Setup of job 3970:
==> flow/design.v (excerpt) <==
module top(
	input clk,
	input rst,
	input valid,
	input dir,
	input signed [31:0] n,
	output [31:0] zeroCount,
	output signed [31:0] xOut
);
Size: roughly 64 flip-flops, ~100 I/O pins, about 14000 µm² of cells after synthesis.
Settings: LEC_CHECK=0, CAP_MARGIN=20, CELL_PAD_IN_SITES_DETAIL_PLACEMENT=2, CELL_PAD_IN_SITES_GLOBAL_PLACEMENT=1, CORE_ASPECT_RATIO=1.84, CORE_MARGIN=8, CORE_UTILIZATION=20, CTS_CLUSTER_DIAMETER=330, CTS_CLUSTER_SIZE=37, GPL_ROUTABILITY_DRIVEN=0, GPL_TIMING_DRIVEN=0, MAX_ROUTING_LAYER=met5, MIN_ROUTING_LAYER=met2, PLACE_DENSITY=0.41, SLEW_MARGIN=40, TNS_END_PERCENT=35; clock period 21.2 ns.
run.sh (not shown) runs the stock make flow with config.mk's settings and CLKGATE_MAP_FILE=.
Job 3970 -> stages 100% | layout checks FAIL | setup timing
--- input diff job 3970..job 770 ---
- changing CELL_PAD_IN_SITES_DETAIL_PLACEMENT from 2 to 0
- changing CORE_MARGIN from 8 to 2
- removing GPL_TIMING_DRIVEN (formerly 0)
- changing CORE_UTILIZATION from 20 to 48
- changing MIN_ROUTING_LAYER from met2 to met1
- changing CELL_PAD_IN_SITES_GLOBAL_PLACEMENT from 1 to 0
- changing TNS_END_PERCENT from 35 to 100
- changing SLEW_MARGIN from 40 to 20
- removing CORE_ASPECT_RATIO (formerly 1.84)
- changing the clock period (ns, I/O delays scaled along) from 21.2 to 24.9
### Flow results
- Job 770: flow complete, layout not clean; failing: setup timing
- Chip area (lower): job 770
- In the flow results for job 770 and job 3970, the signed area change from the synthesized netlist to the final layout is larger on job 770.
- In the flow results for job 770 and job 3970, the non-clock buffer count is smaller on job 3970.
- Wire length per cell after detailed routing, job 770 vs job 3970: down by more than 10%
- The met3 wirelength from detailed routing of job 770 is lower than that of job 3970.
- Compared with job 3970, in job 770 number of setup buffers added after CTS shrank by 66%, first-pass GRT wire length now smaller, via count saw a decrease.
## Diff of input files: job 9610 against job 770
- changing CORE_UTILIZATION from 48 to 66
- removing PLACE_DENSITY (formerly 0.41)
- removing CELL_PAD_IN_SITES_DETAIL_PLACEMENT (formerly 0)
- removing CTS_CLUSTER_DIAMETER (formerly 330)
- removing MIN_ROUTING_LAYER (formerly met1)
- removing CELL_PAD_IN_SITES_GLOBAL_PLACEMENT (formerly 0)
- setting SETUP_SLACK_MARGIN to 2.84 for the first time
- changing CTS_CLUSTER_SIZE from 37 to 39
- removing MAX_ROUTING_LAYER (formerly met5)
- removing TNS_END_PERCENT (formerly 100)
- removing GPL_ROUTABILITY_DRIVEN (formerly 0)
- changing the clock period (ns, I/O delays scaled along) from 24.9 to 22.7
### Flow results
- Delta (job 9610 minus job 770): HPWL after detailed placement went up by about 44%; number of cells after detailed placement went down by 4.3%; floorplan die width went down by 14%.
- Delta(placeable core region, job 9610 - job 770) < 0
- Compared with job 770, job 9610 shows row count lower by 9.
- On synthesized area, job 9610 and job 770 are basically level.
- Summary: with job 770 as the reference, die outline height in job 9610 moved down by more than 10%.
- Against job 770, job 9610 reports a die area that is lower.
- Diff job 770..job 9610 | post-synthesis async set-or-reset flop share | unchanged
- The flow ran to completion for all of job 770 and job 9610 but job 9610, which stopped partway.
- Job 770 finished all stages; layout check result: FAIL, due to setup timing.
- Job 9610 never completed, since it errored out during clock tree synthesis.
Edits applied to the flow inputs when going from job 9610 to job 2137:
- a change of CORE_UTILIZATION from 66 to 40
- a deleted SETUP_SLACK_MARGIN that had been 2.84
- a deleted CTS_CLUSTER_SIZE that had been 39
- a change of the clock period (ns, I/O delays scaled along) from 22.7 to 32.6
## What came out
Job 2137: PASS, flow complete, no timing, DRC or antenna violations. Diff job 9610 -> job 2137: number of nets in the synthesized netlist now sits at about the same level; core utilization at floorplan went down; number of standard-cell rows in the floorplan shows an increase of 15; weighted congestion reported at the end of routability-driven placement now sits lower; share of synthesized cell area in and-or and or-and compound cells held steady. For the worst setup slack before clock tree synthesis, job 2137 came in 4.74 ns higher than job 9610 did. Against job 9610, sum of net half-perimeters after detailed placement in job 2137 fell by more than a quarter. Vertical die size delta for job 2137 relative to job 9610: 28% higher. Between job 2137 and job 9610, the die area is higher for job 2137.

* * *

job 4745:
top again, from the RTL that the note above started with.
==> flow/config.mk <==
export PLATFORM = sky130hd
export DESIGN_NAME = top
export DESIGN_NICKNAME = top
export VERILOG_FILES = /design/flow/design.v
export SDC_FILE = /design/flow/constraint.sdc
export NUM_CORES = 4
export LEC_CHECK = 0
export ABC_AREA = 0
export CAP_MARGIN = 20
export CELL_PAD_IN_SITES_GLOBAL_PLACEMENT = 0
export CORE_ASPECT_RATIO = 0.5
export CORE_MARGIN = 2
export CORE_UTILIZATION = 62
export CTS_CLUSTER_DIAMETER = 391
export CTS_CLUSTER_SIZE = 98
export SETUP_SLACK_MARGIN = -1.65
export SLEW_MARGIN = 20
==> flow/constraint.sdc <==
create_clock -name core_clock -period 34.0 [get_ports {clk}]
set_input_delay 6.8000 -clock core_clock [delete_from_list [all_inputs] [get_ports {clk}]]
set_output_delay 6.8000 -clock core_clock [all_outputs]
set_load 0.01 [all_outputs]
Modified inputs, job 5038 compared to job 4745
- CELL_PAD_IN_SITES_GLOBAL_PLACEMENT: 0 -> unset
- GPL_TIMING_DRIVEN: unset -> 0
- CAP_MARGIN: 20 -> 25
- MAX_ROUTING_LAYER: unset -> met4
- SETUP_SLACK_MARGIN: -1.65 -> unset
- CTS_CLUSTER_SIZE: 98 -> unset
- ABC_AREA: 0 -> unset
- CORE_UTILIZATION: 62 -> 40
- SLEW_MARGIN: 20 -> 35
- CORE_ASPECT_RATIO: 0.5 -> 0.94
- CTS_CLUSTER_DIAMETER: 391 -> 43
- MIN_ROUTING_LAYER: unset -> met2
- TNS_END_PERCENT: unset -> 65
--- outcome ---
Final clock period utilization by the worst path, job 5038 and job 4745: larger value in job 4745. Compared with job 4745, in job 5038 detailed-routing iteration count for the pre-antenna-repair pass has decreased, peak clock frequency supported by timing climbed about 2.4%. Critical-path maximum fanout (higher): job 4745. On final worst clock skew, job 5038 and job 4745 are neck and neck. Job 5038 against job 4745: number of filler cells placed in the layout increased by 1609 relative to the old numbers; final critical path time including I/O delays and setup decreased by 0.76 ns relative to the old numbers.
Modified inputs, job 7401 compared to job 5038
- clearing MAX_ROUTING_LAYER, which used to be met4
- clearing CORE_ASPECT_RATIO, which used to be 0.94
- clearing CTS_CLUSTER_DIAMETER, which used to be 43
- swapping 25 for 20 in CAP_MARGIN
- swapping 40 for 59 in CORE_UTILIZATION
- clearing TNS_END_PERCENT, which used to be 65
- putting SETUP_SLACK_MARGIN at -2.0 where nothing was set
- putting CTS_CLUSTER_SIZE at 100 where nothing was set
- swapping 35 for 20 in SLEW_MARGIN
- clearing GPL_TIMING_DRIVEN, which used to be 0
- clearing MIN_ROUTING_LAYER, which used to be met2
[summary]
Summary of job 7401 over job 5038: wire length decreased by about 12% relative to the old numbers; global-route wire length before repair decreased by about 11% relative to the old numbers.
| via count of the first global-routing pass | higher: job 5038 |
Job 5038 ended up with or4_1 as its cell with the biggest individual delay on the critical path; job 7401 ended up with o311ai_1.
Between job 7401 and job 5038, the largest net degree at the start of global routing is lower for job 5038.
Per the comparison of job 7401 with job 5038, count of inverters other than clock inverters in the layout comparable; die boundary width went down 20%; post-layout utilization of the core higher.
Job 5038: flow completed, timing, DRC and antenna clean
Job 7401 completed; timing, DRC and antenna clean
Input changes introduced in job 9473 (baseline for comparison: job 7401):
- CAP_MARGIN changed from 20 to 10
- CORE_UTILIZATION changed from 59 to 21
- TNS_END_PERCENT newly set to 5
- CORE_MARGIN changed from 2 to 5
- MAX_ROUTING_LAYER newly set to met4
- PLACE_DENSITY_LB_ADDON newly set to 0.23
- MIN_ROUTING_LAYER newly set to met2
- CTS_CLUSTER_DIAMETER newly set to 179
- CORE_ASPECT_RATIO newly set to 0.73
- SETUP_SLACK_MARGIN removed (was -2.0)
- GPL_TIMING_DRIVEN newly set to 0
- CTS_CLUSTER_SIZE removed (was 100)
- HOLD_SLACK_MARGIN newly set to -0.05
Results
Compared to job 7401, job 9473 has layout overhead on the synthesized area 7.8 points higher. The run with more setup slack is job 9473; job 7401 has less. In the metrics for job 7401 and job 9473, the one carrying the lower utilization is job 9473. In job 9473 the count of nets after finishing turned out 2.7% higher than in job 7401. On proportion of register bits with asynchronous set or reset after synthesis, job 7401 and job 9473 are neck and neck. From job 7401 to job 9473 the numbers moved as follows: area of all placed cells without fillers climbed about 7%.

* * *

== alpha ==
Starting RTL as in the previous note.
==> flow/config.mk <==
export PLATFORM = sky130hd
export DESIGN_NAME = top
export DESIGN_NICKNAME = top
export VERILOG_FILES = /design/flow/design.v
export SDC_FILE = /design/flow/constraint.sdc
export NUM_CORES = 4
export LEC_CHECK = 0
export CAP_MARGIN = 25
export CORE_MARGIN = 2
export CORE_UTILIZATION = 40
export CTS_CLUSTER_DIAMETER = 274
export GPL_TIMING_DRIVEN = 0
export MAX_ROUTING_LAYER = met4
export SLEW_MARGIN = 20
==> flow/constraint.sdc <==
create_clock -name core_clock -period 34.0 [get_ports {clk}]
set_input_delay 6.8000 -clock core_clock [delete_from_list [all_inputs] [get_ports {clk}]]
set_output_delay 6.8000 -clock core_clock [all_outputs]
set_load 0.01 [all_outputs]
Modified inputs, beta compared to alpha
-- flow/config.mk --
<<< alpha, line 8
export CAP_MARGIN = 25
>>> beta, line 8
export ABC_AREA = 0
export CAP_MARGIN = 20
export CELL_PAD_IN_SITES_GLOBAL_PLACEMENT = 0
export CORE_ASPECT_RATIO = 0.5
<<< alpha, line 10
export CORE_UTILIZATION = 40
export CTS_CLUSTER_DIAMETER = 274
export GPL_TIMING_DRIVEN = 0
export MAX_ROUTING_LAYER = met4
>>> beta, line 13
export CORE_UTILIZATION = 62
export CTS_CLUSTER_DIAMETER = 77
export CTS_CLUSTER_SIZE = 98
export HOLD_SLACK_MARGIN = 0.25
export SETUP_SLACK_MARGIN = -2.0
- Changes observed in beta relative to alpha: number of vias in the routed layout increased by about 3% relative to the old numbers, worst setup slack after placement shrank by 1320 ps.
- Per the comparison of beta with alpha, minimum period implied by the final worst setup slack saw an increase, final-report max-slew violation count saw little to no change.
- beta ran to completion and came out clean on the timing, DRC and antenna checks.
- Between beta and alpha, the difference in fraction of area in clock buffers and inverters is negligible.
- Looking at final period utilization across beta and alpha, the one that comes out lower is alpha.
- | starting utilization of the core area | beta vs alpha | 22 points higher |
- | flip-flop and latch share of the layout cell area | lower: alpha |
- Changes observed in beta relative to alpha: count of inserted antenna diode cells down 2.
